==> design.v <==
module ellipse_generator
#(
parameter  int  BITS_RES            = 12,             
parameter  int  BITS_RAD            = BITS_RES - 1,   
parameter  bit  USE_ALTERA_IP       = 0               
)
(
  input logic                        clk,               
  input logic                        reset,             
  input logic                        enable,            
  input logic                        run,               
  input logic         [1:0]          quadrant,          
  input logic                        ellipse_filled,    
  input logic  signed [BITS_RES-1:0] Xc,                
  input logic  signed [BITS_RES-1:0] Yc,                
  input logic  signed [BITS_RES-1:0] Xr,                
  input logic  signed [BITS_RES-1:0] Yr,                
  input logic                        ena_pause,         
  output logic                       busy,              
  output logic signed [BITS_RES:0]   X_coord,           
  output logic signed [BITS_RES:0]   Y_coord,           
  output logic                       pixel_data_rdy,    
  output logic                       ellipse_complete   
);
logic               draw_line ;
logic        [1:0]  quadrant_latch ;     
logic        [3:0]  sub_function ;     
logic               inv ;     
logic               draw_flat ;     
logic               filled ;     
logic signed   [BITS_RES-1:0]   x ;     
logic signed   [BITS_RES-1:0]   y ;     
logic signed   [BITS_RES-1:0]   xcr ;     
logic signed   [BITS_RES-1:0]   ycr ;     
logic signed   [BITS_RES-1:0]   xrr ;     
logic signed   [BITS_RES-1:0]   yrr ;     
logic signed   [BITS_RAD*3+1:0] p ;     
logic signed   [BITS_RAD*3+1:0] px ;     
logic signed   [BITS_RAD*3+1:0] py ;     
logic unsigned [BITS_RAD*2-1:0] rx2 ;     
logic unsigned [BITS_RAD*2-1:0] ry2 ;     
logic unsigned [BITS_RAD*1-1:0] alu_mult_a ;  
logic unsigned [BITS_RAD*2-1:0] alu_mult_b ;  
logic unsigned [BITS_RAD*3-1:0] alu_mult_y     ;  
logic               pixel_data_rdy_int ;     
logic               busy_int ;     
logic               ena_process ;     
logic               freeze ;     
     always_ff @(posedge clk) if (ena_process) alu_mult_y <= alu_mult_a * alu_mult_b ;
always_comb begin
   pixel_data_rdy = pixel_data_rdy_int && !ena_pause ;  
   busy           = busy_int || run ;                   
   ena_process    = enable && !(ena_pause && pixel_data_rdy_int);
end
always_ff @( posedge clk or posedge reset ) begin
   if ( reset ) begin
      draw_line          <= 1'b0  ;
      pixel_data_rdy_int <= 1'b0  ;
      busy_int           <= 1'b0  ;
      ellipse_complete   <= 1'b0  ;
      quadrant_latch     <= 2'b0  ;
      sub_function       <= 4'd0  ;  
      x                  <= 0 ;
      y                  <= 0 ;
      xcr                <= 0 ;
      ycr                <= 0 ;
      xrr                <= 0 ;
      yrr                <= 0 ;
      p                  <= 0 ;
      rx2                <= 0 ;
      ry2                <= 0 ;
      px                 <= 0 ;
      py                 <= 0 ;
      inv                <= 1'b0 ;       
      draw_flat          <= 1'b0 ;
      filled             <= 1'b0 ;
      freeze             <= 1'b0 ;
      X_coord            <= (BITS_RES)'(0);
      Y_coord            <= (BITS_RES)'(0);
      alu_mult_a         <= (BITS_RAD*1)'(0);
      alu_mult_b         <= (BITS_RAD*2)'(0);
   end
   else if ( ena_process  ) begin 
if (!freeze) begin
  if (inv==0) begin
    case ( quadrant_latch )
      4'd0 : begin
             X_coord    <=  xcr + x;
             Y_coord    <=  ycr + y;
             end
      4'd1 : begin
             X_coord    <=  xcr - x;
             Y_coord    <=  ycr + y;
             end
      4'd2 : begin
             X_coord    <=  xcr + x;
             Y_coord    <=  ycr - y;
             end
      4'd3 : begin
             X_coord    <=  xcr - x;
             Y_coord    <=  ycr - y;
             end
      endcase
  end else begin
  case ( quadrant_latch )
      4'd0 : begin
             Y_coord    <=  xcr + x;
             X_coord    <=  ycr + y;
             end
      4'd1 : begin
             Y_coord    <=  xcr + x;
             X_coord    <=  ycr - y;
             end
      4'd2 : begin
             Y_coord    <=  xcr - x;
             X_coord    <=  ycr + y;
             end
      4'd3 : begin
             Y_coord    <=  xcr - x;
             X_coord    <=  ycr - y;
             end
      endcase
  end
end else begin   
  if (((X_coord==xcr)&& !inv) || ((X_coord==ycr)&& inv) )  freeze     <= 1'b0;            
  if (((X_coord>xcr)&& !inv)  || ((X_coord>ycr)&& inv)  )  X_coord    <= X_coord - 1'b1;  
  if (((X_coord<xcr)&& !inv)  || ((X_coord<ycr)&& inv)  )  X_coord    <= X_coord + 1'b1;  
end
casez ( sub_function )
    4'd0 : begin  
      if ( run ) begin   
         quadrant_latch <= quadrant ;  
         if ( ( Xr == 0 ) && ( Yr == 0 ) ) begin  
            x                  <= 0    ;  
            y                  <= 0    ;  
            pixel_data_rdy_int <= 1'b0  ;  
            ellipse_complete   <= 1'b0  ;  
            sub_function       <= 4'd9  ;  
            draw_line          <= 1'b1  ;  
            busy_int           <= 1'b1  ;  
            xcr       <= Xc ;  
            ycr       <= Yc ;
            xrr       <= 0 ;
            yrr       <= 0 ;
            inv       <= 1'b0 ;
            draw_flat <= 1'b0 ;
            freeze    <= 1'b0 ;
         end
         else begin  
            sub_function       <= sub_function + 1'd1  ;  
            draw_line          <= 1'b1  ;  
            busy_int           <= 1'b1  ;  
            pixel_data_rdy_int <= 1'b0  ;  
            ellipse_complete   <= 1'b0  ;  
            xcr       <= Xc ;  
            ycr       <= Yc ;
            xrr       <= Xr ;
            yrr       <= Yr ;
            inv       <= 1'b0 ;
            draw_flat <= 1'b0 ;
            filled    <= ellipse_filled ;
            freeze    <= 1'b0 ;
         end  
      end  
    end  
    4'd1 : begin  
     alu_mult_a[BITS_RAD*1-1:0]          <= xrr[BITS_RAD-1:0] ;
     alu_mult_b[BITS_RAD*1-1:0]          <= xrr[BITS_RAD-1:0] ;
     alu_mult_b[BITS_RAD*2-1:BITS_RAD*1] <= 0     ;
     x                                   <= 0     ;
     y                                   <= yrr   ;
     draw_flat                           <= 1'b0  ;
     p                                   <= 0     ;
     sub_function                        <= sub_function + 1'd1  ;  
    end
    4'd2 : begin  
     alu_mult_a[BITS_RAD*1-1:0]          <= yrr[BITS_RAD-1:0] ;
     alu_mult_b[BITS_RAD*1-1:0]          <= yrr[BITS_RAD-1:0] ;
     alu_mult_b[BITS_RAD*2-1:BITS_RAD*1] <= 0     ;
     sub_function                        <= sub_function + 1'd1  ;  
    end
    4'd3 : begin  
     rx2[BITS_RAD*2-1:0]                <= alu_mult_y[BITS_RAD*2-1:0] ;  
     alu_mult_a[BITS_RAD*1-1:0]          <= yrr[BITS_RAD-1:0] ;
     alu_mult_b[BITS_RAD*2-1:0]          <= alu_mult_y[BITS_RAD*2-1:0] ;
     ry2                                 <= (BITS_RAD*2)'((alu_mult_y[BITS_RAD*2-1:0] + 2) >> 2) ;  
     px                                  <= 0     ;                                  
     sub_function                        <= sub_function + 1'd1  ;                   
    end
    4'd4 : begin  
     px                                 <= px + ry2 ;  
     ry2[BITS_RAD*2-1:0]                <= alu_mult_y[BITS_RAD*2-1:0] ;  
     sub_function                       <= sub_function + 1'd1  ;  
    end
    4'd5 : begin  
     px                                 <= px + ry2 - alu_mult_y[BITS_RAD*3-1:0] ;  
     py                                 <= (alu_mult_y[((BITS_RAD)*3-1):0]) << 1 ;  
     sub_function                       <= sub_function + 1'd1  ;  
    end
    4'd6 : begin  
     p                                  <= px  ;  
     px                                 <= 0;
              if (xrr<2) sub_function   <= sub_function + 2'd2  ;  
              else       sub_function   <= sub_function + 1'd1  ;  
    end
    4'd7 : begin  
  if (!freeze) begin
       if (px <= py) begin   
                     pixel_data_rdy_int <= 1'b1  ;  
		             x                  <= x + 1'd1 ;
		             px                 <= px + (ry2<<1);
                     if (inv && filled) freeze <= 1'b1;    
		             if (p <= 0) begin
	                             p  <= p + ry2 + (px + (ry2<<1)) ;
		                         end else begin
		                         if (!inv && filled)  freeze <= 1'b1;      
                                 y  <= y - 1'd1;
                                 py <= py - (rx2<<1);
                                 p  <= p + ry2 + (px + (ry2<<1)) - (py - (rx2<<1)) ;
                                 end
       end else begin  
          pixel_data_rdy_int <= 1'b0  ;                 
          sub_function       <= sub_function + 1'd1  ;  
       end
   end  
    end  
    4'd8 : begin  
if (!freeze) begin
if (((y<2) || draw_flat) && x <= xrr ) begin  
    draw_flat          <= 1'b1 ;       
    y                  <= 0        ;   
              if (draw_flat) begin               
              pixel_data_rdy_int <= 1'b1  ;      
              x                  <= x + 1'd1 ;   
              end
    end else begin
          if (inv) begin
                   pixel_data_rdy_int <= 1'b0  ;  
                   sub_function       <= 4'd0  ;  
                   inv                <= 1'b0  ;  
                   draw_line          <= 1'b0  ;  
                   ellipse_complete   <= 1'b1  ;
                   busy_int           <= 1'b0  ;  
          end else begin
                   pixel_data_rdy_int <= 1'b0  ;  
                   sub_function       <= 4'd1  ;  
                   inv                <= 1'b1  ;  
                   xcr                <= ycr   ;  
                   ycr                <= xcr   ;
                   xrr                <= yrr   ;  
                   yrr                <= xrr   ;
          end
     end  
    end  
    end  
    4'd9 : begin  
            pixel_data_rdy_int <= 1'b1                 ;  
            sub_function       <= sub_function + 1'd1  ;  
    end
    default : begin                 
    sub_function       <= 4'd0  ;   
    draw_line          <= 1'b0  ;   
    pixel_data_rdy_int <= 1'b0  ;  
    sub_function       <= 4'd0  ;  
    ellipse_complete   <= 1'b1  ;
    busy_int           <= 1'b0  ;  
    end
  endcase  
      if (!draw_line && !run ) begin
         pixel_data_rdy_int <= 1'b0 ;  
         ellipse_complete   <= 1'b0 ;  
         busy_int           <= 1'b0 ;  
      end
   end  
end
endmodule
==> run.sh <==
#!/bin/bash
# the make line also repeats each setting of config.mk as NAME=value (left out here)
make -C /OpenROAD-flow-scripts/flow DESIGN_CONFIG=/design/flow/config.mk WORK_HOME=/design/flow/orfs CLKGATE_MAP_FILE= finish
==> config.mk <==
export PLATFORM = sky130hd
export DESIGN_NAME = ellipse_generator
export DESIGN_NICKNAME = ellipse_generator
export VERILOG_FILES = /design/flow/design.v
export SDC_FILE = /design/flow/constraint.sdc
export NUM_CORES = 4
export LEC_CHECK = 0
export ABC_AREA = 1
export CAP_MARGIN = 5
export CORE_MARGIN = 2
export CORE_UTILIZATION = 72
export CTS_CLUSTER_DIAMETER = 241
export PLACE_DENSITY_LB_ADDON = 0.02
export SLEW_MARGIN = 20
==> constraint.sdc <==
create_clock -name core_clock -period 5.78 [get_ports {clk}]
set_input_delay 1.1560 -clock core_clock [delete_from_list [all_inputs] [get_ports {clk}]]
set_output_delay 1.1560 -clock core_clock [all_outputs]
set_load 0.01 [all_outputs]
==> out/results.tsv, run 1 <==
stage	metric	value	unit
placed_design	routabilityCongestion	1.10	
clocking	htree_levels	2	
logic_synthesis	synth.distinct_cells	68	
run_status	first-error	[ERROR GRT-0232] Routing congestion too high. Check the congestion heatmap in the GUI.	
logic_synthesis	yosys.area.top_type	dfrtp_1	
logic_synthesis	topCellsByArea	dfrtp_1, nand2_1, ha_1	
logic_synthesis	yosys_area	41200	um2
logic_synthesis	ys_sh_mux	0.0274	%
logic_synthesis	edf_count	33	
logic_synthesis	synth_top_flop_cell	dfrtp_1	
die	pin_count	85	
logic_synthesis	synth-async-reset-ratio	89.9	%
clocking	clock-sinks	326	
logic_synthesis	yosys_cells	6111	
clocking	ctsHoldBuffers	0	
placed_design	dp_hpwl	126000	um
run_status	stop_stage	global routing (5_1_grt)	
logic_synthesis	ys_warn_count	1	
clocking	cts_root_buffer	clkbuf_16	
logic_synthesis	topCombFamilyByArea	simple AND/OR/NAND/NOR gates	
die	fp_util	72.9	%
die	die_area	59100	um2
die	num_rows	87	
logic_synthesis	top_area_share	17.8	%
logic_synthesis	synthAdderAreaFrac	22.1	%
logic_synthesis	most_common_cell	nand2_1	
die	fp.dieH	243	um
placed_design	placed_area	44600	um2
logic_synthesis	ys_seq_share	20.2	%
logic_synthesis	postSynthAreaPerCell	6.74	um2
placed_design	detailedPlace.worstSlack	-0.264	ns
logic_synthesis	ys.flops	326	
logic_synthesis	yosys.area_share.xor_xnor	3.81	%
logic_synthesis	yosys.area_share.aoi	15.4	%
logic_synthesis	syn-instance-count	6111	
global_routing	grt_overflow	940	
logic_synthesis	syn-cell-area	41200	um2
run_status	outcome	stopped before the end	
die	core_area	56500	um2
die	die_w	243	um
global_routing	grt_use_total	85.0	%
clocking	cts_buffers	40	
logic_synthesis	common_cells	nand2_1, inv_1, o21ai_0, nor2_1, ha_1	
logic_synthesis	ys_sh_simple	28.0	%
clocking	clockBufferDepth	3	
logic_synthesis	synthesis.nets	6766	
placed_design	io_buffers	84	
==> metrics by stage <==
stage / setup TNS, ns / util (%) / hold slack, ns / instances
2_1_floorplan: 0 / - / 0.434 / 6111
3_3_place_gp: -0.0365 / 79.0 / 0.462 / 7086
3_5_place_dp: -2.03 / 79.0 / 0.475 / 7086
4_1_cts: 0 / 81.5 / 0.491 / 7160
==> routing by layer <==
metal / GRT usage (%) / overflow
met4: 86.2 / 323
met2: 98.2 / 496
met1: 84.1 / 57
met3: 72.9 / 60
met5: 51.1 / 4
==> timing repair <==
item | CTS
endpoints found under the hold margin | 0
setup endpoints to repair | 29
resized | 22
pin swaps | 2
setup buffers | 3
==> inputs of run 2 (changes only) <==
Settings changed: ABC_AREA 1 to default, CAP_MARGIN 5 to 20, CELL_PAD_IN_SITES_GLOBAL_PLACEMENT from default to 1, CORE_UTILIZATION 72 to 20, CTS_CLUSTER_DIAMETER 241 to 281, CTS_CLUSTER_SIZE from default to 15, MAX_ROUTING_LAYER from default to met5, PLACE_DENSITY from default to 0.89, PLACE_DENSITY_LB_ADDON 0.02 to default, SETUP_SLACK_MARGIN from default to 2.07, SLEW_MARGIN 20 to 5.
Clock period 5.78 ns to 7.2 ns, I/O delays scaled along.
==> out/results.tsv, run 2 <==
stage	metric	value	unit
run_status	outcome	complete, no violations	
min_path	hp-start	Y_coord[0]	
drt	avgRoutedWirePerCell	16.8	um
placed_design	io_buffers	84	
critical_path	r2r_setup_slack	0.30	ns
die	pin_count	85	
critical_path	start_kind	flop	
layout	nNetsFinal	5261	
timing	setup_viol	0	
critical_path	cp_max_fo	4	
timing	maxSlewHeadroom	22.3	%
clocking	cts_tree	built	
timing	finalCritPeriodShare	95.8	%
critical_path	critical_path.endpoint_type	flop	
die	num_rows	157	
timing	worst_slew_pin_slew	1.15	ns
logic_synthesis	yosys_cells	4462	
die	die_w	434	um
logic_synthesis	common_cells	nand2_1, inv_1, ha_1, o21ai_0, nor2_1	
critical_path	crit_cells	31	
critical_path	slowest_delay	0.61	ns
drt	dr.pass1.iters	6	
placed_design	dp_hpwl	88300	um
clocking	clockBufferDepth	3	
logic_synthesis	ys_sh_mux	1.51	%
critical_path	r2r-end	p[31]	
min_path	hold-path-endpoint	Y_coord[0]	
logic_synthesis	synthesis.nets	5117	
placed_design	detailedPlace.worstSlack	0.116	ns
logic_synthesis	top_area_share	19.9	%
logic_synthesis	synth-async-reset-ratio	89.9	%
critical_path	crit_start	px[4]	
global_routing	grt_overflow	0	
clocking	cts_root_buffer	clkbuf_16	
logic_synthesis	yosys.area_share.aoi	21.4	%
critical_path	worstRegToRegCells	31	
logic_synthesis	yosys.area.top_type	dfrtp_1	
logic_synthesis	topCellsByArea	dfrtp_1, ha_1, fa_1	
logic_synthesis	most_common_cell	nand2_1	
timing	post-route-min-period	6.90	ns
clocking	clkLatencyLatePin	0.60	ns
timing	slew_viol_final	0	
logic_synthesis	synth_top_flop_cell	dfrtp_1	
job	cap_viol_max_count	0	
placed_design	routabilityCongestion	0.932	
timing	rsz0062_at_grt	yes	
global_routing	grt_max_degree	124	
drt	vias	33700	
clocking	ctsHoldBuffers	0	
critical_path	cp-endpoint	p[31]	
logic_synthesis	syn-instance-count	4462	
logic_synthesis	edf_count	33	
drt	via_per_inst	4.76	
logic_synthesis	ys.flops	326	
global_routing	grt_pass1_vias	32900	
min_path	hold_depth	2	
die	fp_util	20.1	%
layout	area_delta_synth_final	21.1	%
clocking	clock-sinks	326	
drt	drt-total-wl	119000	um
critical_path	path_buffers	2	
job	tool_warnings	63	
critical_path	r2r-start	px[4]	
logic_synthesis	ys_warn_count	1	
timing	hold_viol	0	
logic_synthesis	postSynthAreaPerCell	8.27	um2
die	fp.dieH	434	um
clocking	htree_levels	1	
logic_synthesis	syn-cell-area	36900	um2
drt	drc	0	
global_routing	antenna_found_initial	1	
logic_synthesis	ys_sh_simple	17.1	%
logic_synthesis	synth.distinct_cells	109	
global_routing	grt_use_total	12.1	%
min_path	hp-class	reg2reg	
timing	finClkSkew	0.0269	ns
global_routing	grt_pass1_wl	185000	um
die	die_area	188000	um2
critical_path	crit_type	reg2reg	
critical_path	critPathTopFamily	AND-OR/OR-AND gates	
timing	max_freq	145	MHz
logic_synthesis	synthAdderAreaFrac	24.6	%
logic_synthesis	ys_seq_share	22.6	%
die	core_area	183000	um2
critical_path	cp_slowest_cell	fa_2	
timing	setup_tns	0	ns
logic_synthesis	yosys.area_share.xor_xnor	6.40	%
logic_synthesis	yosys_area	36900	um2
critical_path	arrival	7.37	ns
drt	first_iter_violations	3078	
timing	setup_slack	0.299	ns
clocking	clk_pin_slew	0.09	ns
critical_path	required	7.67	ns
logic_synthesis	topCombFamilyByArea	adder cells	
drt	ant_nets	0	
clocking	cts_buffers	25	
run 2: metal layers:
layer  wire, um  up-vias  global-route usage, %  part of all wire, %
met1      51900    16700                   16.3                   44
li1           -    15700                      -                    -
met2      55700     1147                   20.4                   47
met5         13        -                      0                0.011
met4       4150        2                   3.95                  3.5
met3       7380      193                   1.04                  6.2
run 2: stage by stage:
step	instance area [um2]	utilization, %	hold WS [ns]	std cells
after CTS	43100	23.5	0.498	6997
after detailed placement	40700	22.2	0.479	6838
after global routing	44700	24.4	0.522	7076
final	44700	24.4	0.503	7078
after floorplan	37400	-	0.448	4462
after global placement	40700	22.2	0.466	6838
run 2: layout make-up:
cell class,count,area [um2]
sequential,326,8380
multi-input combinational,3510,28000
antenna,2,5.00
clock inverter,2,38.8
inverter,415,1560
clock buffer,31,648
timing repair buffer,328,2970
tap,2464,3080
fill,19500,139000
run 2: repair_timing:
| item | CTS | global route |
|---|---|---|
| gates cloned | 2 | 0 |
| endpoints found under the setup margin | 52 | 62 |
| setup buffers | 124 | 77 |
| resized | 169 | 194 |
| pin swaps | 114 | 192 |
==> inputs of run 3 (changes only) <==
Settings changed: ABC_AREA from default to 0, CAP_MARGIN 20 to 15, CELL_PAD_IN_SITES_DETAIL_PLACEMENT from default to 1, CELL_PAD_IN_SITES_GLOBAL_PLACEMENT 1 to default, CORE_ASPECT_RATIO from default to 1.68, CORE_UTILIZATION 20 to 65, CTS_CLUSTER_DIAMETER 281 to 196, CTS_CLUSTER_SIZE 15 to 61, GPL_ROUTABILITY_DRIVEN from default to 0, MIN_ROUTING_LAYER from default to met1, PLACE_DENSITY 0.89 to default, PLACE_DENSITY_LB_ADDON from default to 0.29, SETUP_SLACK_MARGIN 2.07 to -0.14, SLEW_MARGIN 5 to 10.
Clock period 7.2 ns to 4.94 ns, I/O delays scaled along.
==> out/results.tsv, run 3 <==
stage	metric	value	unit
logic_synthesis	topCombFamilyByArea	adder cells	
run_status	stop_stage	detailed placement (3_5_place_dp)	
logic_synthesis	syn-cell-area	36900	um2
logic_synthesis	most_common_cell	nand2_1	
logic_synthesis	syn-instance-count	4462	
die	core_area	56300	um2
placed_design	io_buffers	84	
logic_synthesis	yosys.area.top_type	dfrtp_1	
logic_synthesis	synth_top_flop_cell	dfrtp_1	
run_status	outcome	stopped before the end	
run_status	first-error	[ERROR DPL-0033] detailed placement checks failed during check placement.	
logic_synthesis	common_cells	nand2_1, inv_1, ha_1, o21ai_0, nor2_1	
die	die_area	58800	um2
logic_synthesis	topCellsByArea	dfrtp_1, ha_1, fa_1	
logic_synthesis	ys_seq_share	22.6	%
logic_synthesis	synthesis.nets	5117	
logic_synthesis	synth.distinct_cells	109	
die	num_rows	113	
die	fp.dieH	313	um
logic_synthesis	yosys_cells	4462	
logic_synthesis	ys_sh_mux	1.51	%
logic_synthesis	top_area_share	19.9	%
logic_synthesis	yosys.area_share.aoi	21.4	%
logic_synthesis	edf_count	33	
logic_synthesis	synth-async-reset-ratio	89.9	%
logic_synthesis	postSynthAreaPerCell	8.27	um2
die	fp_util	65.6	%
logic_synthesis	synthAdderAreaFrac	24.6	%
logic_synthesis	ys_sh_simple	17.1	%
die	die_w	188	um
die	pin_count	85	
logic_synthesis	yosys.area_share.xor_xnor	6.40	%
logic_synthesis	ys.flops	326	
logic_synthesis	yosys_area	36900	um2
logic_synthesis	ys_warn_count	1	
## run 3: metrics by stage
stage | std cells | worst slack (ns) | TNS [ns] | instance area, um2 | hold WS [ns]
after global placement | 5737 | -1.91 | -42.97 | 43400 | 0.463
after floorplan | 4462 | -1.35 | -16.43 | 37400 | 0.448
==> inputs of run 4 (changes only) <==
Settings changed: ABC_AREA 0 to default, CAP_MARGIN 15 to 20, CELL_PAD_IN_SITES_DETAIL_PLACEMENT 1 to default, CORE_ASPECT_RATIO 1.68 to default, CORE_UTILIZATION 65 to 59, CTS_CLUSTER_DIAMETER 196 to default, CTS_CLUSTER_SIZE 61 to default, GPL_ROUTABILITY_DRIVEN 0 to default, MAX_ROUTING_LAYER met5 to default, MIN_ROUTING_LAYER met1 to default, PLACE_DENSITY_LB_ADDON 0.29 to default, SETUP_SLACK_MARGIN -0.14 to 1.46, SLEW_MARGIN 10 to 20.
Clock period 4.94 ns to 5.55 ns, I/O delays scaled along.
==> out/results.tsv, run 4 <==
stage	metric	value	unit
run_status	outcome	complete, but fails checks	
run_status	check.faults	negative setup slack	
logic_synthesis	topCellsByArea	dfrtp_1, ha_1, fa_1	
critical_path	cp_slowest_cell	fa_1	
drt	drt-total-wl	119000	um
drt	via_per_inst	5.98	
layout	utilization	76.4	%
placed_design	dp_hpwl	89000	um
die	die_area	64600	um2
critical_path	crit_type	reg2reg	
clocking	ctsHoldBuffers	0	
timing	finClkSkew	0.0372	ns
clocking	htree_levels	2	
critical_path	path_buffers	1	
timing	rsz0062_at_grt	yes	
critical_path	crit_cells	29	
timing	max_freq	148	MHz
logic_synthesis	yosys_cells	4462	
critical_path	r2r_setup_slack	-1.22	ns
layout	area_delta_synth_final	28.1	%
clocking	clk_pin_slew	0.06	ns
timing	setup_viol	30	
logic_synthesis	syn-instance-count	4462	
logic_synthesis	yosys.area.top_type	dfrtp_1	
timing	setup_slack	-1.22	ns
placed_design	detailedPlace.worstSlack	-1.22	ns
clocking	cts_tree	built	
layout	stdcell_area	47300	um2
global_routing	grt_overflow	0	
logic_synthesis	synth-async-reset-ratio	89.9	%
logic_synthesis	synthesis.nets	5117	
die	die_w	254	um
global_routing	grt_max_degree	104	
clocking	cts_buffers	42	
drt	ant_nets	0	
logic_synthesis	ys_seq_share	22.6	%
timing	hold_viol	0	
logic_synthesis	edf_count	33	
global_routing	grt_use_total	36.0	%
clocking	cts_root_buffer	clkbuf_16	
clocking	clkLatencyLatePin	0.61	ns
logic_synthesis	ys_warn_count	1	
logic_synthesis	syn-cell-area	36900	um2
timing	maxSlewHeadroom	28.7	%
critical_path	cp-endpoint	p[33]	
job	tool_warnings	62	
min_path	hold_depth	2	
layout	nNetsFinal	5663	
critical_path	cp_max_fo	4	
timing	worst_slew_pin_slew	1.07	ns
logic_synthesis	most_common_cell	nand2_1	
drt	avgRoutedWirePerCell	20.2	um
min_path	hp-start	Y_coord[2]	
logic_synthesis	ys_sh_simple	17.1	%
placed_design	routabilityCongestion	0.952	
logic_synthesis	synth_top_flop_cell	dfrtp_1	
placed_design	io_buffers	84	
timing	post-route-min-period	6.77	ns
global_routing	grt_pass1_wl	182000	um
logic_synthesis	top_area_share	19.9	%
logic_synthesis	ys.flops	326	
drt	first_iter_violations	2803	
critical_path	arrival	7.26	ns
drt	drc	0	
global_routing	antenna_found_initial	2	
die	fp_util	59.7	%
logic_synthesis	yosys.area_share.xor_xnor	6.40	%
timing	slew_viol_final	0	
drt	dr.pass1.iters	7	
critical_path	start_kind	flop	
clocking	clockBufferDepth	3	
critical_path	worstRegToRegCells	29	
timing	finalCritPeriodShare	122	%
die	core_area	61800	um2
logic_synthesis	yosys.area_share.aoi	21.4	%
die	fp.dieH	254	um
clocking	clock-sinks	326	
critical_path	r2r-end	p[33]	
critical_path	critical_path.endpoint_type	flop	
logic_synthesis	topCombFamilyByArea	adder cells	
drt	vias	35100	
layout	instances_no_fill	5880	
job	cap_viol_max_count	0	
logic_synthesis	postSynthAreaPerCell	8.27	um2
logic_synthesis	synthAdderAreaFrac	24.6	%
critical_path	slowest_delay	0.48	ns
min_path	hp-class	reg2reg	
die	pin_count	85	
logic_synthesis	ys_sh_mux	1.51	%
min_path	hold-path-endpoint	Y_coord[2]	
critical_path	crit_start	px[1]	
placed_design	dpl.cell_count	5636	
critical_path	r2r-start	px[1]	
critical_path	critPathTopFamily	AND-OR/OR-AND gates	
die	num_rows	91	
logic_synthesis	synth.distinct_cells	109	
global_routing	grt_pass1_vias	34300	
logic_synthesis	yosys_area	36900	um2
critical_path	required	6.04	ns
placed_design	placed_area	42300	um2
logic_synthesis	common_cells	nand2_1, inv_1, ha_1, o21ai_0, nor2_1	
==> run 4: metrics by stage <==
stage          TNS (ns)  hold slack, ns
2_1_floorplan     -5.11           0.448
3_3_place_gp     -13.57           0.468
3_5_place_dp     -15.97           0.474
4_1_cts          -16.31           0.487
5_1_grt          -26.98           0.507
6_report         -19.68           0.487
==> run 4: cell type report <==
| type | instances | area [um2] |
|---|---|---|
| timing repair buffer | 713 | 5990 |
| multi-input combinational | 3510 | 28800 |
| clock buffer | 50 | 1130 |
| sequential | 326 | 8340 |
| antenna | 1 | 2.50 |
| clock inverter | 28 | 347 |
| tap | 837 | 1050 |
| fill | 4539 | 14600 |
| inverter | 415 | 1570 |
==> run 4: per-layer routing <==
layer  wire length [um]  vias to the layer above  track usage [%]
met4               5050                        2             14.7
met5                 13                        -                0
li1                   -                    16600                -
met3               8230                      293             5.24
met1              49200                    17000             46.8
met2              56600                     1281             60.4
==> run 4: repair_timing <==
item / 4_1_cts / 5_1_grt
setup buffers: 118 / 46
resized: 311 / 187
endpoints found under the setup margin: 102 / 110
pin swaps: 257 / 233
==> inputs of run 5 (changes only) <==
Settings changed: CAP_MARGIN 20 to 30, CELL_PAD_IN_SITES_DETAIL_PLACEMENT from default to 2, CELL_PAD_IN_SITES_GLOBAL_PLACEMENT from default to 1, CORE_ASPECT_RATIO from default to 1.77, CORE_MARGIN 2 to 6, CORE_UTILIZATION 59 to 22, CTS_CLUSTER_DIAMETER from default to 290, GPL_ROUTABILITY_DRIVEN from default to 1, MIN_ROUTING_LAYER from default to met1, PLACE_DENSITY_LB_ADDON from default to 0.23, SETUP_SLACK_MARGIN 1.46 to 0.59, SLEW_MARGIN 20 to 0, TNS_END_PERCENT from default to 100.
Clock period 5.55 ns to 5.14 ns, I/O delays scaled along.
==> out/results.tsv, run 5 <==
stage	metric	value	unit
critical_path	crit_cells	29	
layout	instances_no_fill	7579	
logic_synthesis	yosys.area_share.xor_xnor	6.40	%
min_path	hold_depth	2	
logic_synthesis	synthesis.nets	5117	
placed_design	dpl.cell_count	7301	
timing	post-route-min-period	6.86	ns
critical_path	critPathTopFamily	AND-OR/OR-AND gates	
job	tool_warnings	57	
logic_synthesis	most_common_cell	nand2_1	
critical_path	crit_type	reg2reg	
critical_path	cp-endpoint	p[33]	
logic_synthesis	yosys_area	36900	um2
timing	maxSlewHeadroom	28.8	%
global_routing	grt_use_total	18.3	%
global_routing	grt_pass1_vias	42600	
logic_synthesis	syn-cell-area	36900	um2
critical_path	crit_start	px[1]	
global_routing	antenna_found_initial	1	
die	pin_count	85	
timing	max_freq	146	MHz
placed_design	dp_hpwl	137000	um
drt	ant_nets	0	
run_status	outcome	complete, but fails checks	
timing	hold_viol	0	
min_path	hp-class	reg2reg	
clocking	clockBufferDepth	3	
placed_design	io_buffers	84	
drt	avgRoutedWirePerCell	22.4	um
logic_synthesis	edf_count	33	
critical_path	worstRegToRegCells	29	
clocking	cts_buffers	43	
global_routing	grt_overflow	0	
timing	setup_viol	55	
min_path	hold-path-endpoint	Y_coord[7]	
critical_path	required	5.66	ns
placed_design	routabilityCongestion	0.869	
logic_synthesis	synth_top_flop_cell	dfrtp_1	
logic_synthesis	postSynthAreaPerCell	8.27	um2
logic_synthesis	yosys_cells	4462	
layout	area_delta_synth_final	40.6	%
logic_synthesis	common_cells	nand2_1, inv_1, ha_1, o21ai_0, nor2_1	
logic_synthesis	topCellsByArea	dfrtp_1, ha_1, fa_1	
clocking	clk_pin_slew	0.07	ns
drt	first_iter_violations	1051	
timing	slew_viol_final	0	
job	cap_viol_max_count	0	
logic_synthesis	yosys.area_share.aoi	21.4	%
logic_synthesis	top_area_share	19.9	%
critical_path	start_kind	flop	
critical_path	arrival	7.37	ns
logic_synthesis	synthAdderAreaFrac	24.6	%
timing	rsz0062_at_grt	yes	
timing	timing.hold.ws	0.483	ns
critical_path	cp_slowest_cell	or4_1	
global_routing	grt_max_degree	97	
layout	n_fill_cell	18800	
critical_path	r2r-start	px[1]	
critical_path	path_buffers	4	
drt	via_per_inst	4.85	
run_status	check.faults	negative setup slack	
placed_design	detailedPlace.worstSlack	-2.19	ns
die	die_w	320	um
die	fp.dieH	557	um
die	die_area	178000	um2
logic_synthesis	ys_seq_share	22.6	%
die	num_rows	199	
logic_synthesis	synth-async-reset-ratio	89.9	%
drt	vias	36800	
critical_path	cp_max_fo	4	
logic_synthesis	yosys.area.top_type	dfrtp_1	
logic_synthesis	synth.distinct_cells	109	
logic_synthesis	syn-instance-count	4462	
layout	nNetsFinal	5989	
logic_synthesis	ys_sh_simple	17.1	%
clocking	cts_root_buffer	clkbuf_16	
timing	worst_slew_pin_slew	1.06	ns
clocking	clock-sinks	326	
min_path	hp-start	Y_coord[7]	
timing	finClkSkew	0.0454	ns
global_routing	grt_pass1_wl	255000	um
logic_synthesis	ys.flops	326	
timing	finalCritPeriodShare	133	%
layout	stdcell_area	51900	um2
timing	setup_slack	-1.72	ns
critical_path	slowest_delay	0.52	ns
logic_synthesis	ys_sh_mux	1.51	%
clocking	clkLatencyLatePin	0.65	ns
placed_design	placed_area	46200	um2
drt	drc	0	
critical_path	crit_top_cell	buf_4	
critical_path	r2r-end	p[33]	
clocking	htree_levels	2	
logic_synthesis	ys_warn_count	1	
die	fp_util	22.2	%
clocking	cts_tree	built	
drt	dr.pass1.iters	7	
critical_path	critical_path.endpoint_type	flop	
drt	drt-total-wl	170000	um
die	core_area	166000	um2
critical_path	r2r_setup_slack	-1.72	ns
logic_synthesis	topCombFamilyByArea	adder cells	
==> run 5: cell type report <==
class                      count  area, um2  share of cell area [%]
multi-input combinational   3510      29200                    56.3
timing repair buffer        1038       8630                    16.6
sequential                   326       8350                    16.1
tap                         2211       2770                    5.33
inverter                     415       1570                    3.02
clock buffer                  57       1190                    2.29
clock inverter                21        198                   0.381
antenna                        1       2.50                 0.00482
==> run 5: repair_timing <==
action / 4_1_cts / 5_1_grt
gates cloned: 2 / 0
pin swaps: 307 / 204
buffers inserted: 121 / 76
hold endpoints to repair: 0 / 0
resized: 422 / 197
hold buffers: 0 / 0
setup endpoints to repair: 80 / 78
==> run 5: stage by stage <==
step	setup TNS, ns	util [%]
2_1_floorplan	-11.46	-
3_3_place_gp	-41.20	27.7
3_5_place_dp	-46.38	27.8
4_1_cts	-34.41	30.3
5_1_grt	-51.59	31.2
6_report	-39.90	31.2
==> run 5: routing by layer <==
layer  GRT usage [%]  up-vias  wire, um
li1                -    17200         -
met4            7.10        0      8020
met5               0        -         0
met2            39.0      378    100000
met1            17.7    19000     59800
met3            1.16      248      2230
==> inputs of run 6 (changes only) <==
Settings changed: ABC_AREA from default to 1, CAP_MARGIN 30 to 0, CELL_PAD_IN_SITES_DETAIL_PLACEMENT 2 to default, CELL_PAD_IN_SITES_GLOBAL_PLACEMENT 1 to default, CORE_ASPECT_RATIO 1.77 to default, CORE_MARGIN 6 to 2, CORE_UTILIZATION 22 to 72, CTS_CLUSTER_DIAMETER 290 to 241, GPL_ROUTABILITY_DRIVEN 1 to default, MIN_ROUTING_LAYER met1 to default, PLACE_DENSITY_LB_ADDON 0.23 to 0.02, SETUP_SLACK_MARGIN 0.59 to default, SLEW_MARGIN 0 to 20, TNS_END_PERCENT 100 to default.
Clock period 5.14 ns to 5.05 ns, I/O delays scaled along.
==> out/results.tsv, run 6 <==
stage	metric	value	unit
logic_synthesis	topCellsByArea	dfrtp_1, nand2_1, ha_1	
logic_synthesis	ys.flops	326	
die	die_area	59100	um2
logic_synthesis	yosys.area_share.aoi	15.4	%
run_status	outcome	stopped before the end	
logic_synthesis	synth-async-reset-ratio	89.9	%
global_routing	grt_use_total	81.7	%
die	fp_util	72.9	%
placed_design	io_buffers	84	
logic_synthesis	ys_seq_share	20.2	%
placed_design	dpl.cell_count	7323	
die	core_area	56500	um2
logic_synthesis	syn-cell-area	41200	um2
logic_synthesis	common_cells	nand2_1, inv_1, o21ai_0, nor2_1, ha_1	
placed_design	routabilityCongestion	1.15	
die	die_w	243	um
logic_synthesis	top_area_share	17.8	%
logic_synthesis	synthAdderAreaFrac	22.1	%
die	fp.dieH	243	um
placed_design	dp_hpwl	126000	um
clocking	ctsHoldBuffers	0	
logic_synthesis	synthesis.nets	6766	
logic_synthesis	topCombFamilyByArea	simple AND/OR/NAND/NOR gates	
clocking	htree_levels	2	
logic_synthesis	yosys.area_share.xor_xnor	3.81	%
logic_synthesis	ys_warn_count	1	
logic_synthesis	syn-instance-count	6111	
global_routing	grt_overflow	816	
logic_synthesis	postSynthAreaPerCell	6.74	um2
run_status	first-error	[ERROR GRT-0116] Global routing finished with congestion. Check the congestion regions in the DRC Viewer.	
clocking	cts_root_buffer	clkbuf_16	
logic_synthesis	synth.distinct_cells	68	
run_status	stop_stage	global routing (5_1_grt)	
clocking	cts_buffers	38	
logic_synthesis	ys_sh_simple	28.0	%
die	pin_count	85	
logic_synthesis	yosys_cells	6111	
logic_synthesis	synth_top_flop_cell	dfrtp_1	
logic_synthesis	yosys.area.top_type	dfrtp_1	
logic_synthesis	ys_sh_mux	0.0274	%
logic_synthesis	edf_count	33	
clocking	clock-sinks	326	
logic_synthesis	most_common_cell	nand2_1	
clocking	clockBufferDepth	3	
logic_synthesis	yosys_area	41200	um2
die	num_rows	87	
==> run 6: repair_timing <==
action                                  CTS
setup buffers                            71
gates resized                           406
pin swaps                               192
endpoints found under the setup margin   50
gates cloned                              4
==> run 6: per-stage QoR <==
stage | TNS (ns) | cell area, um2 | setup slack, ns
2_1_floorplan | 0 | 41200 | 0.00779
3_3_place_gp | -11.12 | 46500 | -0.524
3_5_place_dp | -19.06 | 46500 | -0.703
4_1_cts | -6.09 | 50300 | -0.318
==> run 6: layer usage <==
| layer | overflow | GRT usage [%] |
|---|---|---|
| met2 | 471 | 97.8 |
| met5 | 9 | 37.6 |
| met1 | 10 | 80.5 |
| met3 | 29 | 67.1 |
| met4 | 297 | 83.2 |
==> inputs of run 7 (changes only) <==
Settings changed: ABC_AREA 1 to 0, CAP_MARGIN 0 to 20, CELL_PAD_IN_SITES_DETAIL_PLACEMENT from default to 1, CORE_ASPECT_RATIO from default to 0.54, CORE_MARGIN 2 to 8, CORE_UTILIZATION 72 to 20, CTS_CLUSTER_DIAMETER 241 to 256, GPL_ROUTABILITY_DRIVEN from default to 1, GPL_TIMING_DRIVEN from default to 0, HOLD_SLACK_MARGIN from default to 0.11, PLACE_DENSITY_LB_ADDON 0.02 to default, SETUP_SLACK_MARGIN from default to 1.86, SLEW_MARGIN 20 to 15.
Clock period 5.05 ns to 6.26 ns, I/O delays scaled along.
==> out/results.tsv, run 7 <==
stage	metric	value	unit
min_path	hold-path-endpoint	Y_coord[2]	
die	die_area	199000	um2
clocking	clkLatencyLatePin	0.60	ns
die	pin_count	85	
critical_path	slowest_delay	0.54	ns
timing	finalCritPeriodShare	119	%
logic_synthesis	most_common_cell	nand2_1	
clocking	clock-sinks	326	
timing	setup_slack	-1.16	ns
die	fp.dieH	332	um
clocking	clk_pin_slew	0.06	ns
logic_synthesis	syn-cell-area	36900	um2
layout	instances_no_fill	7322	
critical_path	crit_type	reg2reg	
layout	area_delta_synth_final	28.9	%
die	fp_util	20.2	%
drt	drc	0	
die	num_rows	115	
global_routing	antenna_found_initial	15	
clocking	cts_tree	built	
drt	vias	38000	
logic_synthesis	synth-async-reset-ratio	89.9	%
logic_synthesis	topCellsByArea	dfrtp_1, ha_1, fa_1	
logic_synthesis	edf_count	33	
logic_synthesis	topCombFamilyByArea	adder cells	
logic_synthesis	postSynthAreaPerCell	8.27	um2
global_routing	grt_pass1_wl	254000	um
die	die_w	601	um
min_path	hold_depth	2	
job	cap_viol_max_count	0	
run_status	outcome	complete, but fails checks	
placed_design	routabilityCongestion	0.982	
critical_path	crit_start	ry2[8]	
placed_design	io_buffers	84	
critical_path	critical_path.endpoint_type	flop	
clocking	clockBufferDepth	3	
logic_synthesis	synthesis.nets	5117	
layout	nNetsFinal	5485	
drt	dr.pass1.iters	7	
logic_synthesis	syn-instance-count	4462	
timing	rsz0062_at_grt	yes	
logic_synthesis	yosys.area_share.xor_xnor	6.40	%
timing	hold_viol	0	
critical_path	required	6.73	ns
critical_path	cp_max_fo	6	
timing	finClkSkew	0.0433	ns
die	core_area	183000	um2
global_routing	grt_use_total	16.5	%
critical_path	cp-endpoint	p[34]	
timing	slew_viol_final	0	
drt	via_per_inst	5.20	
placed_design	detailedPlace.worstSlack	-1.97	ns
timing	setup_viol	16	
layout	n_fill_cell	21500	
layout	final-comb-area	29100	um2
timing	post-route-min-period	7.42	ns
timing	worst_slew_pin_slew	1.40	ns
logic_synthesis	yosys.area_share.aoi	21.4	%
drt	avgRoutedWirePerCell	24.3	um
critical_path	cp_slowest_cell	dfrtp_1	
logic_synthesis	common_cells	nand2_1, inv_1, ha_1, o21ai_0, nor2_1	
logic_synthesis	yosys_area	36900	um2
run_status	check.faults	negative setup slack	
layout	seqCellArea	8370	um2
global_routing	grt_overflow	0	
critical_path	r2r-start	ry2[8]	
critical_path	r2r_setup_slack	-1.16	ns
clocking	ctsHoldBuffers	0	
logic_synthesis	synth_top_flop_cell	dfrtp_1	
critical_path	start_kind	flop	
critical_path	arrival	7.89	ns
min_path	hp-class	reg2reg	
global_routing	grt_max_degree	34	
min_path	hp-start	Y_coord[2]	
drt	first_iter_violations	4445	
global_routing	grt_pass1_vias	37900	
clocking	cts_buffers	37	
logic_synthesis	top_area_share	19.9	%
clocking	cts_root_buffer	clkbuf_16	
logic_synthesis	ys_seq_share	22.6	%
logic_synthesis	ys_warn_count	1	
critical_path	critPathTopFamily	AND-OR/OR-AND gates	
logic_synthesis	yosys_cells	4462	
logic_synthesis	synthAdderAreaFrac	24.6	%
timing	setup_tns	-10.33	ns
placed_design	dpl.cell_count	7016	
clocking	htree_levels	2	
job	tool_warnings	57	
logic_synthesis	ys_sh_simple	17.1	%
timing	timing.hold.ws	0.481	ns
logic_synthesis	synth.distinct_cells	109	
critical_path	worstRegToRegCells	30	
critical_path	path_buffers	0	
critical_path	r2r-end	p[34]	
drt	drt-total-wl	178000	um
critical_path	crit_cells	30	
placed_design	dp_hpwl	137000	um
logic_synthesis	ys.flops	326	
timing	max_freq	135	MHz
timing	maxSlewHeadroom	5.82	%
logic_synthesis	yosys.area.top_type	dfrtp_1	
critical_path	crit_top_cell	a21o_1	
logic_synthesis	ys_sh_mux	1.51	%
drt	ant_nets	0	
==> run 7: cell type report <==
type / instances / area share, %
inverter: 415 / 3.29
timing repair buffer: 329 / 6.35
sequential: 326 / 17.6
clock inverter: 21 / 0.513
tap: 2457 / 6.46
multi-input combinational: 3510 / 61.1
buffer: 211 / 2.49
clock buffer: 45 / 2.12
antenna: 8 / 0.0421
==> run 7: per-layer routing <==
metal / routed length [um] / vias to the layer above / share of wire [%] / track usage (%)
met3: 29500 / 318 / 17 / 8.89
met5: 329 / - / 0.18 / 0.823
met2: 65200 / 2218 / 37 / 20.9
met1: 79200 / 19300 / 44 / 24.1
li1: - / 16200 / - / -
met4: 3990 / 12 / 2.2 / 3.08
==> run 7: repair_timing <==
item,in CTS,in global routing
resized,349,232
pin swaps,184,136
cloned,0,1
endpoints found under the setup margin,83,154
setup buffers,128,92
==> run 7: stage by stage <==
stage          util, %  instance area, um2
3_5_place_dp      22.9               41900
3_3_place_gp      22.8               41600
5_1_grt           26.0               47500
6_report          26.0               47600
2_1_floorplan        -               37700
4_1_cts           25.0               45700
==> inputs of run 8 (changes only) <==
Settings changed: ABC_AREA 0 to default, CELL_PAD_IN_SITES_DETAIL_PLACEMENT 1 to default, CORE_ASPECT_RATIO 0.54 to default, CORE_MARGIN 8 to 2, CORE_UTILIZATION 20 to 72, CTS_CLUSTER_DIAMETER 256 to 250, GPL_ROUTABILITY_DRIVEN 1 to default, GPL_TIMING_DRIVEN 0 to default, HOLD_SLACK_MARGIN 0.11 to default, PLACE_DENSITY from default to 0.65, SETUP_SLACK_MARGIN 1.86 to -0.48, SLEW_MARGIN 15 to 20.
Clock period 6.26 ns to 5.25 ns, I/O delays scaled along.
==> out/results.tsv, run 8 <==
stage	metric	value	unit
critical_path	required	5.74	ns
drt	insertedDiodeCount	0	
placed_design	detailedPlace.worstSlack	-1.56	ns
logic_synthesis	most_common_cell	nand2_1	
die	die_area	53100	um2
clocking	clock-sinks	326	
min_path	hp-start	Y_coord[5]	
critical_path	worstRegToRegCells	31	
critical_path	arrival	7.37	ns
run_status	outcome	complete, but fails checks	
critical_path	cp_slowest_cell	fa_1	
job	tool_warnings	60	
critical_path	critical_path.endpoint_type	flop	
logic_synthesis	topCellsByArea	dfrtp_1, ha_1, fa_1	
die	fp_util	73.3	%
logic_synthesis	topCombFamilyByArea	adder cells	
timing	finClkSkew	0.0627	ns
job	cap_viol_max_count	0	
layout	nNetsFinal	5638	
die	pin_count	85	
drt	drc	0	
placed_design	io_buffers	84	
clocking	ctsHoldBuffers	0	
critical_path	cp-endpoint	p[34]	
global_routing	grt_max_degree	99	
timing	post-route-min-period	6.88	ns
clocking	cts_root_buffer	clkbuf_16	
drt	ant_nets	0	
layout	area_delta_synth_final	22.9	%
logic_synthesis	syn-instance-count	4462	
logic_synthesis	common_cells	nand2_1, inv_1, ha_1, o21ai_0, nor2_1	
logic_synthesis	yosys.area_share.xor_xnor	6.40	%
logic_synthesis	synthesis.nets	5117	
clocking	htree_levels	2	
critical_path	start_kind	flop	
critical_path	crit_cells	31	
drt	avgRoutedWirePerCell	24.1	um
timing	setup_viol	50	
logic_synthesis	yosys_cells	4462	
timing	rsz0062_at_grt	yes	
critical_path	cp_max_fo	4	
die	core_area	50400	um2
min_path	hold_depth	2	
critical_path	critPathTopFamily	AND-OR/OR-AND gates	
logic_synthesis	ys_sh_simple	17.1	%
die	num_rows	82	
global_routing	grt_overflow	0	
timing	maxSlewHeadroom	27.9	%
drt	first_iter_violations	5081	
die	die_w	230	um
logic_synthesis	syn-cell-area	36900	um2
critical_path	path_buffers	1	
timing	slew_viol_final	0	
drt	via_per_inst	6.88	
timing	max_freq	145	MHz
logic_synthesis	synth_top_flop_cell	dfrtp_1	
logic_synthesis	ys_warn_count	1	
clocking	clockBufferDepth	3	
drt	vias	39100	
min_path	hold-path-endpoint	Y_coord[5]	
logic_synthesis	synthAdderAreaFrac	24.6	%
global_routing	grt_pass1_wl	196000	um
logic_synthesis	synth-async-reset-ratio	89.9	%
logic_synthesis	yosys_area	36900	um2
critical_path	crit_start	px[1]	
global_routing	antenna_found_initial	8	
timing	finalCritPeriodShare	131	%
critical_path	slowest_delay	0.55	ns
global_routing	grt_pass1_vias	37500	
logic_synthesis	synth.distinct_cells	109	
logic_synthesis	yosys.area.top_type	dfrtp_1	
logic_synthesis	postSynthAreaPerCell	8.27	um2
drt	dr.pass1.iters	13	
critical_path	r2r_setup_slack	-1.63	ns
die	fp.dieH	230	um
logic_synthesis	ys.flops	326	
critical_path	crit_type	reg2reg	
logic_synthesis	top_area_share	19.9	%
critical_path	r2r-end	p[34]	
global_routing	grt_use_total	46.9	%
placed_design	routabilityCongestion	1.01	
logic_synthesis	edf_count	33	
clocking	cts_buffers	39	
timing	setup_slack	-1.63	ns
critical_path	r2r-start	px[1]	
min_path	hp-class	reg2reg	
placed_design	dp_hpwl	90400	um
drt	drt-total-wl	137000	um
clocking	cts_tree	built	
timing	hold_viol	0	
run_status	check.faults	negative setup slack	
clocking	clk_pin_slew	0.06	ns
logic_synthesis	ys_seq_share	22.6	%
logic_synthesis	yosys.area_share.aoi	21.4	%
logic_synthesis	ys_sh_mux	1.51	%
clocking	clkLatencyLatePin	0.64	ns
timing	worst_slew_pin_slew	1.08	ns
-- run 8: stage by stage --
stage / instances / utilization [%] / hold slack, ns / setup TNS, ns / area (um2)
floorplan: 4462 / - / 0.448 / -11.85 / 37100
global placement: 5556 / 83.8 / 0.460 / -27.22 / 42200
detailed placement: 5558 / 83.9 / 0.473 / -33.57 / 42300
CTS: 5653 / 88.0 / 0.486 / -26.50 / 44300
global route: 5684 / 90.0 / 0.523 / -46.80 / 45300
finish: 5684 / 90.0 / 0.486 / -37.69 / 45300
-- run 8: repair_timing --
action / 4_1_cts / 5_1_grt
setup buffers: 34 / 50
endpoints found under the setup margin: 33 / 38
cloned: 0 / 0
pin swaps: 108 / 176
resized: 121 / 170
-- run 8: metal layers --
layer / vias to the layer above / global-route usage (%) / wire length [um]
met4: 16 / 31.5 / 12900
met1: 18100 / 55.5 / 46000
met2: 3244 / 76.7 / 60700
li1: 16500 / - / -
met3: 1176 / 10.7 / 17400
met5: - / 0 / 250
-- run 8: final cells by class --
class	instances	area, um2
fill	2347	5030
clock buffer	51	1070
sequential	326	8340
tap	672	841
timing repair buffer	691	5600
clock inverter	19	280
multi-input combinational	3510	27600
inverter	415	1560
==> inputs of run 9 (changes only) <==
Settings changed: CORE_UTILIZATION 72 to 40, CTS_CLUSTER_DIAMETER 250 to default, PLACE_DENSITY 0.65 to default, SETUP_SLACK_MARGIN -0.48 to 0.74.
Clock period 5.25 ns to 7.29 ns, I/O delays scaled along.
==> out/results.tsv, run 9 <==
stage	metric	value	unit
layout	seqCellArea	8340	um2
critical_path	slowest_delay	0.49	ns
logic_synthesis	topCombFamilyByArea	adder cells	
drt	drc	0	
clocking	clkLatencyLatePin	0.62	ns
timing	finClkSkew	0.0446	ns
logic_synthesis	synth_top_flop_cell	dfrtp_1	
critical_path	required	7.80	ns
critical_path	r2r-start	px[1]	
logic_synthesis	ys.flops	326	
critical_path	critical_path.endpoint_type	flop	
timing	worst_slew_pin_slew	1.17	ns
logic_synthesis	ys_warn_count	1	
min_path	hp-start	Y_coord[9]	
logic_synthesis	yosys.area_share.xor_xnor	6.40	%
min_path	hold_depth	2	
drt	dr.pass1.iters	6	
logic_synthesis	yosys.area_share.aoi	21.4	%
die	pin_count	85	
drt	ant_nets	0	
critical_path	critPathTopFamily	AND-OR/OR-AND gates	
drt	via_per_inst	5.66	
min_path	hold-path-endpoint	Y_coord[9]	
clocking	htree_levels	2	
layout	nNetsFinal	5136	
timing	timing.hold.ws	0.474	ns
logic_synthesis	common_cells	nand2_1, inv_1, ha_1, o21ai_0, nor2_1	
critical_path	cp_max_fo	4	
timing	setup_viol	0	
drt	insertedDiodeCount	0	
logic_synthesis	top_area_share	19.9	%
timing	hold_viol	0	
logic_synthesis	ys_seq_share	22.6	%
critical_path	cp_slowest_cell	fa_1	
logic_synthesis	most_common_cell	nand2_1	
placed_design	placed_area	38900	um2
placed_design	dp_hpwl	88000	um
critical_path	path_buffers	2	
timing	post-route-min-period	6.82	ns
layout	area_delta_synth_final	12.0	%
global_routing	grt_use_total	23.9	%
timing	maxSlewHeadroom	22.0	%
global_routing	grt_max_degree	155	
timing	finalCritPeriodShare	93.5	%
job	tool_warnings	58	
die	fp_util	40.3	%
clocking	clock-sinks	326	
critical_path	crit_start	px[1]	
clocking	cts_root_buffer	clkbuf_16	
logic_synthesis	ys_sh_simple	17.1	%
logic_synthesis	yosys.area.top_type	dfrtp_1	
logic_synthesis	yosys_cells	4462	
layout	utilization	45.1	%
run_status	outcome	complete, no violations	
global_routing	grt_pass1_wl	179000	um
drt	vias	32200	
drt	avgRoutedWirePerCell	20.0	um
logic_synthesis	synth.distinct_cells	109	
die	core_area	91500	um2
layout	final-comb-area	26900	um2
critical_path	worstRegToRegCells	32	
drt	first_iter_violations	2475	
global_routing	grt_pass1_vias	31200	
clocking	cts_buffers	42	
logic_synthesis	synth-async-reset-ratio	89.9	%
timing	setup_tns	0	ns
timing	max_freq	147	MHz
critical_path	crit_top_cell	o21ai_2	
timing	slew_viol_final	0	
min_path	hp-class	reg2reg	
global_routing	antenna_found_initial	1	
clocking	clk_pin_slew	0.06	ns
logic_synthesis	ys_sh_mux	1.51	%
layout	stdcell_area	41300	um2
die	fp.dieH	308	um
layout	n_fill_cell	8914	
placed_design	io_buffers	84	
die	die_area	94700	um2
global_routing	grt_overflow	0	
logic_synthesis	syn-cell-area	36900	um2
critical_path	arrival	7.33	ns
logic_synthesis	topCellsByArea	dfrtp_1, ha_1, fa_1	
die	die_w	308	um
critical_path	start_kind	flop	
logic_synthesis	yosys_area	36900	um2
critical_path	crit_type	reg2reg	
placed_design	routabilityCongestion	0.935	
critical_path	cp-endpoint	p[34]	
die	num_rows	111	
clocking	cts_tree	built	
logic_synthesis	synthAdderAreaFrac	24.6	%
clocking	clockBufferDepth	3	
clocking	ctsHoldBuffers	0	
timing	rsz0062_at_grt	yes	
logic_synthesis	synthesis.nets	5117	
critical_path	crit_cells	32	
logic_synthesis	edf_count	33	
logic_synthesis	syn-instance-count	4462	
critical_path	r2r-end	p[34]	
logic_synthesis	postSynthAreaPerCell	8.27	um2
critical_path	r2r_setup_slack	0.47	ns
drt	drt-total-wl	114000	um
job	cap_viol_max_count	0	
==> run 9: stage by stage <==
stage / cells / setup slack, ns
after floorplan: 4462 / 0.741
after global placement: 5585 / 0.143
after detailed placement: 5585 / 0.0505
after CTS: 5677 / 0.441
after global routing: 5699 / 0.185
final: 5699 / 0.472
==> run 9: final cells by class <==
| cell class | instances | area share [%] |
|---|---|---|
| Clock buffer | 52 | 2.76 |
| Timing Repair Buffer | 186 | 3.98 |
| Sequential cell | 326 | 20.2 |
| Tap cell | 1186 | 3.59 |
| Inverter | 415 | 3.79 |
| Multi-Input combinational cell | 3510 | 65.0 |
| Clock inverter | 24 | 0.709 |
==> run 9: metal layers <==
layer | wire length, um | GRT usage [%]
met5 | 0 | 0
met4 | 2450 | 5.64
met3 | 7270 | 2.97
met2 | 49600 | 36.7
met1 | 54700 | 35.6
==> run 9: repair_timing <==
action / 4_1_cts / 5_1_grt
pin swaps: 25 / 93
buffers inserted: 16 / 22
gates resized: 43 / 107
endpoints found under the setup margin: 14 / 26
==> inputs of run 10 (changes only) <==
Settings changed: CORE_UTILIZATION 40 to 65, SETUP_SLACK_MARGIN 0.74 to default.
Clock period 7.29 ns to 5.89 ns, I/O delays scaled along.
==> out/results.tsv, run 10 <==
stage	metric	value	unit
timing	rsz0062_at_grt	yes	
logic_synthesis	syn-instance-count	4462	
critical_path	start_kind	flop	
layout	instances_no_fill	5657	
global_routing	grt_overflow	0	
die	die_area	58700	um2
placed_design	dp_hpwl	87700	um
clocking	cts_buffers	40	
run_status	check.faults	negative setup slack	
logic_synthesis	yosys.area_share.xor_xnor	6.40	%
critical_path	slowest_delay	0.61	ns
critical_path	arrival	7.41	ns
logic_synthesis	ys_warn_count	1	
min_path	hold_depth	2	
global_routing	use_met2	62.8	%
placed_design	routabilityCongestion	0.970	
layout	nNetsFinal	5525	
logic_synthesis	topCellsByArea	dfrtp_1, ha_1, fa_1	
critical_path	r2r-start	ry2[0]	
critical_path	worstRegToRegCells	32	
logic_synthesis	synth_top_flop_cell	dfrtp_1	
critical_path	path_buffers	3	
critical_path	crit_type	reg2reg	
die	die_w	242	um
placed_design	dpl.cell_count	5509	
die	core_area	56300	um2
timing	finClkSkew	0.0209	ns
logic_synthesis	common_cells	nand2_1, inv_1, ha_1, o21ai_0, nor2_1	
logic_synthesis	most_common_cell	nand2_1	
clocking	clk_pin_slew	0.06	ns
logic_synthesis	ys_seq_share	22.6	%
run_status	outcome	complete, but fails checks	
logic_synthesis	syn-cell-area	36900	um2
logic_synthesis	postSynthAreaPerCell	8.27	um2
global_routing	grt_use_met1	50.1	%
logic_synthesis	yosys.area_share.aoi	21.4	%
timing	setup_slack	-1.07	ns
min_path	hold-path-endpoint	rx2[0]	
layout	stdcell_area	44700	um2
clocking	clkLatencyLatePin	0.60	ns
logic_synthesis	synth-async-reset-ratio	89.9	%
timing	finalCritPeriodShare	118	%
timing	max_freq	144	MHz
critical_path	critical_path.endpoint_type	flop	
critical_path	r2r_setup_slack	-1.07	ns
logic_synthesis	edf_count	33	
logic_synthesis	ys.flops	326	
placed_design	io_buffers	84	
logic_synthesis	synth.distinct_cells	109	
drt	vias	35100	
global_routing	grt_use_total	38.0	%
min_path	hp-class	reg2reg	
global_routing	grtUsageMet3	5.94	%
logic_synthesis	yosys_cells	4462	
drt	via_per_inst	6.20	
critical_path	required	6.34	ns
drt	drt-total-wl	117000	um
clocking	clock-sinks	326	
timing	hold_viol	0	
clocking	cts_root_buffer	clkbuf_16	
timing	slew_viol_final	0	
clocking	cts_tree	built	
drt	insertedDiodeCount	0	
critical_path	crit_start	ry2[0]	
layout	utilization	79.4	%
timing	setup_viol	16	
timing	post-route-min-period	6.96	ns
critical_path	crit_cells	32	
critical_path	cp_max_fo	4	
global_routing	top_usage_layer	met2	
die	num_rows	87	
critical_path	r2r-end	p[31]	
logic_synthesis	yosys.area.top_type	dfrtp_1	
drt	avgRoutedWirePerCell	20.7	um
logic_synthesis	ys_sh_mux	1.51	%
job	cap_viol_max_count	0	
critical_path	critPathTopFamily	AND-OR/OR-AND gates	
layout	area_delta_synth_final	21.0	%
timing	setup_tns	-11.19	ns
logic_synthesis	synthesis.nets	5117	
logic_synthesis	topCombFamilyByArea	adder cells	
drt	first_iter_violations	3028	
timing	maxSlewHeadroom	25.2	%
logic_synthesis	top_area_share	19.9	%
clocking	htree_levels	2	
drt	ant_nets	0	
timing	worst_slew_pin_slew	1.12	ns
logic_synthesis	ys_sh_simple	17.1	%
min_path	hp-start	rx2[0]	
die	pin_count	85	
global_routing	grt_pass1_vias	33600	
timing	timing.hold.ws	0.491	ns
drt	dr.pass1.iters	8	
logic_synthesis	synthAdderAreaFrac	24.6	%
placed_design	placed_area	41300	um2
global_routing	grt_pass1_wl	179000	um
global_routing	antenna_found_initial	2	
die	fp_util	65.6	%
logic_synthesis	yosys_area	36900	um2
drt	drc	0	
die	fp.dieH	242	um
critical_path	cp-endpoint	p[31]	
clocking	clockBufferDepth	3	
placed_design	detailedPlace.worstSlack	-0.897	ns
job	tool_warnings	63	
critical_path	cp_slowest_cell	fa_1	
global_routing	grt_max_degree	113	
## run 10: area by class of cell
cell class	instances	area (um2)
Clock buffer	57	1220
Clock inverter	16	293
Fill cell	3882	11600
Timing Repair Buffer	577	4710
Tap cell	756	946
Sequential cell	326	8330
Inverter	415	1560
Multi-Input combinational cell	3510	27600
## run 10: metal layers
layer	routed length (um)	vias up
li1	-	16300
met1	47100	16900
met2	54800	1567
met3	9630	330
met4	5400	0
met5	0	-
## run 10: repair_timing
action	CTS	global route
endpoints found under the setup margin	29	33
pin swaps	68	191
resized	75	199
setup buffers	36	56
hold buffers	0	0
